== run 1 ==
==> flow/design.v (excerpt) <==
module TIA(A,  
			Din,  
			Dout,  
			CS_n,  
			CS,  
			R_W_n,  
			RDY,  
			MASTERCLK,  
			BUS_EN,  
			idump_in,  
			Ilatch,  
			HSYNC,  
			HBLANK,  
			VSYNC,  
			VBLANK,  
			COLOROUT,  
			RES_n,  
			audv0,  
			audv1);  
   input [5:0] A;
   input [7:0] Din;
   output [7:0] Dout;
   input [2:0] 	CS_n;
   input 	CS;
   input 	R_W_n;
   output 	RDY;
   input 	MASTERCLK;
   input 	BUS_EN;
   input [1:0] 	Ilatch; 			 
   input [3:0] 	idump_in; 		 
   output 	HSYNC, HBLANK;
   output 	VSYNC, VBLANK;
   output [7:0] COLOROUT;
   input wire	RES_n;
   output reg [3:0] audv0, audv1;
   reg [7:0] 	Dout;
   wire 	HSYNC;
   reg 		VSYNC, VBLANK;
   reg [7:0] 	hCount;
   reg [3:0] 	hCountReset;
   reg clk_30;
   reg [7:0] clk_30_count;
   wire [3:0] Idump;
   wire [1:0] latchedInputsValue;
   reg 	      inputLatchEnabled, inputLatchReset;
   reg [1:0]  latchedInputs;
   always @(posedge MASTERCLK  )  
   begin
		if (~RES_n) begin
			hCount <= 8'd0;
			hCountReset[3:1] <= 3'd0;
			clk_30 <= 0;
			clk_30_count <= 0;
			latchedInputs <= 2'b11;
		end
		else begin
			if (inputLatchReset)
				 latchedInputs <= 2'b11;
			 else
				 latchedInputs <= latchedInputs & Ilatch;
			if (clk_30_count == 57) begin
				 clk_30 <= ~clk_30;
				 clk_30_count <= 0;
			 end else begin
				 clk_30_count <= clk_30_count + 1;
			 end
	 		 if ((hCountReset[3]) ||(hCount == 8'd227))			 
			    hCount <= 8'd0;
			 else
  ...
Size: roughly 2700 cells after synthesis.
make LEC_CHECK=0 CAP_MARGIN=35 CELL_PAD_IN_SITES_DETAIL_PLACEMENT=2 CELL_PAD_IN_SITES_GLOBAL_PLACEMENT=1 CORE_ASPECT_RATIO=1.16 CORE_MARGIN=3 CORE_UTILIZATION=40 CTS_CLUSTER_SIZE=50 MAX_ROUTING_LAYER=met4 MIN_ROUTING_LAYER=met1 PLACE_DENSITY_LB_ADDON=0.23 SETUP_SLACK_MARGIN=-0.06 SLEW_MARGIN=0 finish   # period 10.6 ns
run.sh (not shown) runs the stock make flow with config.mk's settings and CLKGATE_MAP_FILE=.
The final layout from run 1, which completed every stage, passed the timing, DRC and antenna checks at the end of the flow.
Inputs modified between run 1 and run 2:
# run 1
export LEC_CHECK = 0
export CAP_MARGIN = 35
export CELL_PAD_IN_SITES_DETAIL_PLACEMENT = 2
export CELL_PAD_IN_SITES_GLOBAL_PLACEMENT = 1
export CORE_ASPECT_RATIO = 1.16
export CORE_MARGIN = 3
export CORE_UTILIZATION = 40
export CTS_CLUSTER_SIZE = 50
export MAX_ROUTING_LAYER = met4
export MIN_ROUTING_LAYER = met1
export PLACE_DENSITY_LB_ADDON = 0.23
export SETUP_SLACK_MARGIN = -0.06
export SLEW_MARGIN = 0
create_clock -name core_clock -period 10.6 [get_ports {MASTERCLK}]
# run 2
export LEC_CHECK = 0
export CAP_MARGIN = 35
export CELL_PAD_IN_SITES_DETAIL_PLACEMENT = 2
export CORE_MARGIN = 2
export CORE_UTILIZATION = 40
export CTS_CLUSTER_SIZE = 50
export MIN_ROUTING_LAYER = met1
export PLACE_DENSITY_LB_ADDON = 0.23
export SETUP_SLACK_MARGIN = -0.06
export SLEW_MARGIN = 0
create_clock -name core_clock -period 16.2 [get_ports {MASTERCLK}]
--- outcome ---
- The higher initial DRC count came out of run 2.
- Compared with run 1, in run 2 power attributed to sequential cells decreased by about 35% relative to the old numbers; setup slack has increased.
- The share of power burned in combinational logic of run 1 and that of run 2 are within noise of each other.
- Delta (run 2 minus run 1): clock buffer count from CTS fell by 1, arrival time of the worst setup path increased by 0.55 ns relative to the old numbers, final area -0.44%, routed wire length on met2 shows an increase of 4.1%.
> inputs changed (run 2 -> run 3)
# run 2
export LEC_CHECK = 0
export CAP_MARGIN = 35
export CELL_PAD_IN_SITES_DETAIL_PLACEMENT = 2
export CORE_MARGIN = 2
export CORE_UTILIZATION = 40
export CTS_CLUSTER_SIZE = 50
export MIN_ROUTING_LAYER = met1
export PLACE_DENSITY_LB_ADDON = 0.23
export SETUP_SLACK_MARGIN = -0.06
export SLEW_MARGIN = 0
create_clock -name core_clock -period 16.2 [get_ports {MASTERCLK}]
# run 3
export LEC_CHECK = 0
export ABC_AREA = 1
export CAP_MARGIN = 20
export CORE_MARGIN = 2
export CORE_UTILIZATION = 69
export CTS_CLUSTER_DIAMETER = 238
export CTS_CLUSTER_SIZE = 15
export PLACE_DENSITY = 0.6
export SLEW_MARGIN = 20
create_clock -name core_clock -period 5.86 [get_ports {MASTERCLK}]
Findings:
Relative to run 2, standard cell area after detailed placement decreased by 8.4% in run 3.
Run 3 ended up with met4 as its uppermost signal routing layer after detailed routing; run 2 ended up with met5.
Worst-path cell with the longest stage delay = sky130_fd_sc_hd__dfxtp_1: run 3; worst-path cell with the longest stage delay = sky130_fd_sc_hd__o21ai_2: run 2
| power in combinational cells | higher: run 3 |
Layout checks on run 3: not met. Flow itself completed; violations: negative setup slack.
Run 2: all stages complete, timing, DRC and antenna checks passed
Input-level comparison between run 4 and run 3:
# run 3
export LEC_CHECK = 0
export ABC_AREA = 1
export CAP_MARGIN = 20
export CORE_MARGIN = 2
export CORE_UTILIZATION = 69
export CTS_CLUSTER_DIAMETER = 238
export CTS_CLUSTER_SIZE = 15
export PLACE_DENSITY = 0.6
export SLEW_MARGIN = 20
create_clock -name core_clock -period 5.86 [get_ports {MASTERCLK}]
# run 4
export LEC_CHECK = 0
export ABC_AREA = 1
export CAP_MARGIN = 20
export CORE_MARGIN = 2
export CORE_UTILIZATION = 70
export CTS_CLUSTER_DIAMETER = 227
export PLACE_DENSITY = 0.6
export SLEW_MARGIN = 20
create_clock -name core_clock -period 6.06 [get_ports {MASTERCLK}]
Notes after the runs:
In summary, run 4 completed successfully, with a layout that passed the timing, DRC and antenna checks.
Delta (run 4 minus run 3): utilization of the core after routing rose 1.8 points; sequential share of cell area about even; proportion of power drawn by combinational gates fell 2.2 points.
Comparing run 3 and run 4, die size is higher on run 3.
Run 4 ends up with higher TritonCTS buffer count than run 3 does.
Largest power group: the clock network -> run 4, sequential cells -> run 3
Run 3 → run 4: total leakage power has increased, final design area excluding fillers closely matched the old numbers, count of nets after finishing dropped about 0.8%, register clock-pin slew on the reported worst setup and hold paths closely matched the old numbers.
Here is what was changed in the inputs of run 5 compared with run 4.
# run 4
export LEC_CHECK = 0
export ABC_AREA = 1
export CAP_MARGIN = 20
export CORE_MARGIN = 2
export CORE_UTILIZATION = 70
export CTS_CLUSTER_DIAMETER = 227
export PLACE_DENSITY = 0.6
export SLEW_MARGIN = 20
create_clock -name core_clock -period 6.06 [get_ports {MASTERCLK}]
# run 5
export LEC_CHECK = 0
export CAP_MARGIN = 20
export CORE_MARGIN = 2
export CORE_UTILIZATION = 40
export PLACE_DENSITY = 0.6
export SLEW_MARGIN = 20
create_clock -name core_clock -period 10.9 [get_ports {MASTERCLK}]
## What came out
Relative to run 4, adder and majority cell fraction of the synthesized area has decreased by 0.49 points in run 5.
Re number of enable flip-flop cells: no difference whatsoever between run 5 and run 4.
Looking at data arrival time of the critical path across run 4 and run 5, the one that comes out higher is run 5.
Compared with run 4, run 5 degrades core box area.
| number of rows in the core area | run 5 vs run 4 | about 40% higher |
Compared with run 4, in run 5 first-pass GRT wire length moved up; layout clock buffer count climbed 7.
For wire length, dividing the value from run 4 by the value from run 5 gives 0.905.
Global-route usage: run 5 vs run 4 down 17 points
First-iteration DRC count is higher on run 4
A uppermost layer routed of met4 is what run 4 shows, while met5 belongs to run 5.
Input changes introduced in run 6 (baseline for comparison: run 5):
# run 5
export LEC_CHECK = 0
export CAP_MARGIN = 20
export CORE_MARGIN = 2
export CORE_UTILIZATION = 40
export PLACE_DENSITY = 0.6
export SLEW_MARGIN = 20
create_clock -name core_clock -period 10.9 [get_ports {MASTERCLK}]
# run 6
export LEC_CHECK = 0
export CAP_MARGIN = 20
export CELL_PAD_IN_SITES_DETAIL_PLACEMENT = 2
export CORE_MARGIN = 2
export CORE_UTILIZATION = 40
export CTS_CLUSTER_SIZE = 50
export MIN_ROUTING_LAYER = met2
export PLACE_DENSITY_LB_ADDON = 0.23
export SETUP_SLACK_MARGIN = -0.06
export SLEW_MARGIN = 0
create_clock -name core_clock -period 12.0 [get_ports {MASTERCLK}]
==> results <==
[compare] base=run 5 new=run 6: proportion of power drawn by the clock network went up by 1.7 points; clock insertion delay at the later pin of the skew report went up by 0.07 ns; endpoint required time on the critical path went up by 0.88 ns. Compared run 6 vs run 5, and global-route wire length before repair is up in run 6. On post-route total power, run 5 loses to run 6. Delta (run 6 minus run 5): sequential power now sits lower; setup slack increased 0.37 ns. As far as area of the multi-input gates is concerned, run 5 and run 6 perform about the same. When run 6 is measured against run 5, its number of cells on the worst hold path turns out 1 higher. The higher worst path arrival time came out of run 6. Compared with run 5, run 6 shows a higher slack of the worst reg-to-reg path.

========
Starting RTL as in the previous note.
==> flow/design.v (excerpt) <==
module TIA(A,  
			Din,  
			Dout,  
			CS_n,  
			CS,  
			R_W_n,  
			RDY,  
			MASTERCLK,  
			BUS_EN,  
			idump_in,  
			Ilatch,  
			HSYNC,  
			HBLANK,  
			VSYNC,  
			VBLANK,  
			COLOROUT,  
			RES_n,  
			audv0,  
			audv1);  
   input [5:0] A;
   input [7:0] Din;
   output [7:0] Dout;
   input [2:0] 	CS_n;
   input 	CS;
   input 	R_W_n;
   output 	RDY;
   input 	MASTERCLK;
   input 	BUS_EN;
   input [1:0] 	Ilatch; 			 
   input [3:0] 	idump_in; 		 
   output 	HSYNC, HBLANK;
   output 	VSYNC, VBLANK;
   output [7:0] COLOROUT;
   input wire	RES_n;
   output reg [3:0] audv0, audv1;
   reg [7:0] 	Dout;
   wire 	HSYNC;
   reg 		VSYNC, VBLANK;
   reg [7:0] 	hCount;
   reg [3:0] 	hCountReset;
   reg clk_30;
   reg [7:0] clk_30_count;
   wire [3:0] Idump;
   wire [1:0] latchedInputsValue;
   reg 	      inputLatchEnabled, inputLatchReset;
   reg [1:0]  latchedInputs;
   always @(posedge MASTERCLK  )  
   begin
		if (~RES_n) begin
			hCount <= 8'd0;
			hCountReset[3:1] <= 3'd0;
			clk_30 <= 0;
			clk_30_count <= 0;
			latchedInputs <= 2'b11;
		end
		else begin
			if (inputLatchReset)
				 latchedInputs <= 2'b11;
			 else
				 latchedInputs <= latchedInputs & Ilatch;
			if (clk_30_count == 57) begin
				 clk_30 <= ~clk_30;
				 clk_30_count <= 0;
			 end else begin
				 clk_30_count <= clk_30_count + 1;
			 end
	 		 if ((hCountReset[3]) ||(hCount == 8'd227))			 
			    hCount <= 8'd0;
			 else
				 hCount <= hCount + 8'd1;
			 hCountReset[3:1] <= hCountReset[2:0];
		end
   end  
   assign HSYNC = (hCount >= 8'd20) && (hCount <  8'd36);
   assign HBLANK = (hCount < 8'd68);
   reg [7:0] player0Pos, r_player0Pos, player1Pos, r_player1Pos, missile0Pos, missile1Pos, ballPos;
   reg [4:0] player0Size, player1Size;
   reg [7:0] player0Color, player1Color, ballColor, pfColor, bgColor;
  ...
make LEC_CHECK=0 ABC_AREA=1 CAP_MARGIN=5 CORE_MARGIN=2 CORE_UTILIZATION=71 CTS_CLUSTER_DIAMETER=238 CTS_CLUSTER_SIZE=15 HOLD_SLACK_MARGIN=0.29 PLACE_DENSITY=0.6 SETUP_SLACK_MARGIN=-0.44 SLEW_MARGIN=20 finish   # period 5.57 ns
The baseline produced a layout that fails on negative setup slack.
Edit:
Settings changed: ABC_AREA 1 to default, CAP_MARGIN 5 to 20, CORE_UTILIZATION 71 to 72, CTS_CLUSTER_DIAMETER 238 to default, CTS_CLUSTER_SIZE 15 to default, HOLD_SLACK_MARGIN 0.29 to default, MAX_ROUTING_LAYER from default to met4, PLACE_DENSITY 0.6 to default, PLACE_DENSITY_LB_ADDON from default to 0.01, SETUP_SLACK_MARGIN -0.44 to 2.33.
Clock period 5.57 ns to 8.59 ns, I/O delays scaled along.
=> Now the flow finished with timing, DRC and antenna clean. Power shrinks by 29%. Clock-buffer cell count grows by 18. Combinational power went down by 58%. Setup slack is better by 1400 ps. Critical path depth does not change. Core utilization rises by 7.0 points. Synthesized area went up by 9.0%.
Edit:
Settings changed: ABC_AREA from default to 1, CTS_CLUSTER_SIZE from default to 15, GPL_ROUTABILITY_DRIVEN from default to 0, SETUP_SLACK_MARGIN 2.33 to 0.39.
Clock period 8.59 ns to 6.06 ns, I/O delays scaled along.
Sequential share of layout area rises by 2.6 points; sequential power goes up by 46%; cell count increases by 11%; clock-buffer cell count increases by 3; core utilization fell by 0.84 points.
Edit:
Settings changed: CTS_CLUSTER_DIAMETER from default to 363.
Effect: The new run finished with timing, DRC and antenna clean. Area after synthesis is unchanged. Routed wire length shrinks by 2.2%. Worst hold slack loses 5.2 ps. Synthesized cell count does not change. Via count shrinks by 1.1%. Total power shrinks by 17%. Global-route usage shrinks by 1.1 points. Cell count shrinks by 0.77%. Maximum frequency shrinks by 1.2%. Combinational power shrinks by about 2%. Sequential cell count stays the same.
Edit:
Settings changed: CAP_MARGIN 20 to 10, CTS_CLUSTER_DIAMETER 363 to 287, CTS_CLUSTER_SIZE 15 to default, HOLD_SLACK_MARGIN from default to 0.3, MAX_ROUTING_LAYER met4 to default, PLACE_DENSITY from default to 0.6, PLACE_DENSITY_LB_ADDON 0.01 to default, SETUP_SLACK_MARGIN 0.39 to default.
Result:
- synthesized cell count is unchanged
- total power goes up by about a fifth
- via count decreases by a few percent
- maximum frequency increases slightly
- synthesized area does not change
- clock skew drops by 6.0 ps
- register-to-register slack gets better by 70 ps
- worst setup slack improved by 66 ps
- wire length goes down by a few percent
Edit:
Settings changed: CAP_MARGIN 10 to 20, CTS_CLUSTER_DIAMETER 287 to default, CTS_CLUSTER_SIZE from default to 15, HOLD_SLACK_MARGIN 0.3 to 0.29, MAX_ROUTING_LAYER from default to met4, PLACE_DENSITY 0.6 to default, PLACE_DENSITY_LB_ADDON from default to 0.01, SETUP_SLACK_MARGIN from default to 0.39.
Outcome: Routed wire length increases by a few percent. Worst hold slack degrades by 7.3 ps. Area after synthesis is unchanged. Power climbs by a few percent. Cell area increases by a few percent. Sequential share of layout area decreases by 0.79 points. Synthesized cell count is unchanged. Fmax is about the same. Worst setup slack is better by 7.4 ps.

========
Starting RTL as in the previous note.
clock: 9.08 ns
lec_check: 0
abc_area: 0
cap_margin: 20
cell_pad_in_sites_detail_placement: 1
core_margin: 3
core_utilization: 53
gpl_timing_driven: 0
hold_slack_margin: 0.23
max_routing_layer: met5
place_density: 0.56
setup_slack_margin: 1.91
slew_margin: 10
The first run finished but fails on setup timing.
==> next run, changes <==
Settings changed: ABC_AREA 0 to 1, CORE_UTILIZATION 53 to 40, CTS_CLUSTER_DIAMETER from default to 62, CTS_CLUSTER_SIZE from default to 36, GPL_ROUTABILITY_DRIVEN from default to 0, HOLD_SLACK_MARGIN 0.23 to default, MAX_ROUTING_LAYER met5 to default, PLACE_DENSITY 0.56 to default, PLACE_DENSITY_LB_ADDON from default to 0.28, SETUP_SLACK_MARGIN 1.91 to -0.51, SLEW_MARGIN 10 to 20.
Clock period 9.08 ns to 8.58 ns, I/O delays scaled along.
The changed run finished with setup timing left.
Worst setup slack degrades by 0.052 ns.
Sequential cell count is unchanged.
Power goes up by 5.9%.
Non-clock buffer count goes down by 162.
Worst hold slack degrades by 0.014 ns.
Synthesized area goes down by 8.2%.
Global-route usage goes down by 16 points.
Utilization goes down by 20 points.
Wire length goes down by 29%.
==> next run, changes <==
Settings changed: ABC_AREA 1 to default, CELL_PAD_IN_SITES_DETAIL_PLACEMENT 1 to default, CORE_MARGIN 3 to 2, CTS_CLUSTER_DIAMETER 62 to default, CTS_CLUSTER_SIZE 36 to 50, GPL_ROUTABILITY_DRIVEN 0 to default, GPL_TIMING_DRIVEN 0 to default, MIN_ROUTING_LAYER from default to met2, PLACE_DENSITY_LB_ADDON 0.28 to default, SETUP_SLACK_MARGIN -0.51 to -0.06.
Clock period 8.58 ns to 12.0 ns, I/O delays scaled along.
The changed run passed the timing, DRC and antenna checks.
Wire length is higher by about 0.5%.
Final area rises by 7.0%.
Final cell count falls by about 11%.
Setup slack is better by 1.4 ns.
Total power came out lower by about 30%.
Via count climbs by 25%.
Worst hold slack is about the same.
Clock skew fell by 0.0035 ns.
Flip-flop count is unchanged.
==> next run, changes <==
Settings changed: CORE_UTILIZATION 40 to 66, CTS_CLUSTER_SIZE 50 to default, MIN_ROUTING_LAYER met2 to default, SETUP_SLACK_MARGIN -0.06 to 2.14.
Clock period 12.0 ns to 8.41 ns, I/O delays scaled along.
=> The new run ran to the end with no violations; clock power rises by about 10%; final area rose by 4.5%; combinational power came out higher by 38%; wire length fell by 11%; power grows by 25%; final cell count drops by 5.8%; count of clock-buffer cells in the layout decreases by 7; global-route usage fell by 1.5 points; first-iteration DRC count went down by 63%.
Power is estimated from default activity; no workload was simulated.
